garnet:
// SimpleCPU
module SimpleCPU(clk, rst, data_fromRAM, wrEn, addr_toRAM, data_toRAM, pCounter);
parameter SIZE = 10;
input clk, rst;
input wire [31:0] data_fromRAM;
output reg wrEn;
output reg [SIZE-1:0] addr_toRAM;
output reg [31:0] data_toRAM;
output reg [SIZE-1:0] pCounter;
reg [ 3:0] opcode, opcodeNext;
reg [13:0] operand1, operand2, operand1Next, operand2Next;
reg [SIZE-1:0]   pCounterNext;
reg [31:0] num1, num2, num1Next, num2Next;
reg [ 3:0] state, stateNext;
always @(posedge clk)begin
	state    <= stateNext;
	pCounter <= pCounterNext;
	opcode   <= opcodeNext;
	operand1 <= operand1Next;
	operand2 <= operand2Next;
	num1     <= num1Next;
	num2     <= num2Next;
end
always @*begin
	stateNext    = state;
	pCounterNext = pCounter;
	opcodeNext   = opcode;
	operand1Next = operand1;
	operand2Next = operand2;
	num1Next     = num1;
	num2Next     = num2;
	addr_toRAM   = 0;
	wrEn         = 0;
	data_toRAM   = 0;
if(rst)
	begin
	stateNext    = 0;
	pCounterNext = 0;
	opcodeNext   = 0;
	operand1Next = 0;
	operand2Next = 0;
	num1Next     = 0;
	num2Next     = 0;
	addr_toRAM   = 0;
	wrEn         = 0;
	data_toRAM   = 0;
	end
else 
	case(state)                       
		0: begin											 
			pCounterNext = pCounter;
			opcodeNext   = opcode;
			operand1Next = 0;
			operand2Next = 0;
			addr_toRAM   = pCounter;
			num2Next     = 0;
			wrEn         = 0;
			data_toRAM   = 0;
			stateNext    = 1;
		end 
		1:begin                    
			pCounterNext = pCounter;
			opcodeNext   = {data_fromRAM[28], data_fromRAM[31:29]};
			operand1Next = data_fromRAM[27:14];
			operand2Next = data_fromRAM[13:0];
			addr_toRAM   = operand1Next;
			num1Next     = data_fromRAM;
			wrEn         = 0;
			data_toRAM   = 0;
			if( {data_fromRAM[28], data_fromRAM[31:29]} == 4'b0101 ) 	begin
				stateNext = 5;
				addr_toRAM = data_fromRAM[13:0];
  ...
Settings: LEC_CHECK=0, CAP_MARGIN=20, CORE_MARGIN=2, CORE_UTILIZATION=61, SETUP_SLACK_MARGIN=3.34, SLEW_MARGIN=20, TNS_END_PERCENT=5; clock period 11.5 ns.
run.sh (not shown) runs the stock make flow with config.mk's settings and CLKGATE_MAP_FILE=.
No final results exist for garnet, since it was stopped by error ODB-0269 during 5_1_grt.
Edits applied to the flow inputs when going from garnet to fjord:
Settings: TNS_END_PERCENT no longer set, was 5; CORE_UTILIZATION now 66, was 61; SETUP_SLACK_MARGIN no longer set, was 3.34; the clock period (ns, I/O delays scaled along) now 12.0, was 11.5.
fjord got as far as 5_1_grt, where a tool error ended the run.
On synthesized cell count, fjord and garnet are basically level.
fjord vs garnet on initial standard-cell utilization of the core: fjord is the higher one.
From garnet to fjord, clock sink count did not move at all.
## Diff of input files: juniper against fjord
Settings: setting SETUP_SLACK_MARGIN to -0.95 for the first time; changing CORE_UTILIZATION from 66 to 61; changing the clock period (ns, I/O delays scaled along) from 12.0 to 9.79.
### Flow results
- Complete run, failing final checks: juniper, reason setup timing.
- From juniper to fjord, count of boundary I/O pins did not move at all.
- Diff juniper..fjord | post-synthesis chip area from yosys | unchanged
- The worst slack after detailed placement in juniper sits 1.49 ns below the value recorded for fjord.
- fjord → juniper: share of synthesized cell area in and-or and or-and compound cells neither gained nor lost much, number of instances in the synthesized netlist neither gained nor lost much.
- From fjord to juniper the numbers moved as follows: height of the die went up about 4%; number of setup buffers added after CTS went up.
What sierra does differently from juniper at the input level:
Settings: changing SETUP_SLACK_MARGIN from -0.95 to -0.79; changing CORE_UTILIZATION from 61 to 65; setting CTS_CLUSTER_DIAMETER to 337 for the first time; changing the clock period (ns, I/O delays scaled along) from 9.79 to 11.0.
==> comparison <==
- sierra: aborted in 5_1_grt (tool error)
- sierra vs juniper — final estimated routing congestion in global placement rose about 2.4%.
- | number of cells after detailed placement | sierra vs juniper | about 2% lower |
- In the reports for juniper and sierra, the larger cell row count belongs to juniper.
- Between sierra and juniper, the mapped cell area figures differ only marginally.
- juniper → sierra: die area saw a decrease; HPWL reported at the end of detailed placement saw a decrease; number of resized instances in the post-cts repair step saw a decrease; number of enable flip-flop cells saw little to no change.
- Re number of cells in Yosys stat: no difference whatsoever between juniper and sierra.
- Looking at worst setup slack before clock tree synthesis across both flows, sierra is the stronger of the two, with juniper trailing.
- On die boundary height: sierra sits below juniper.
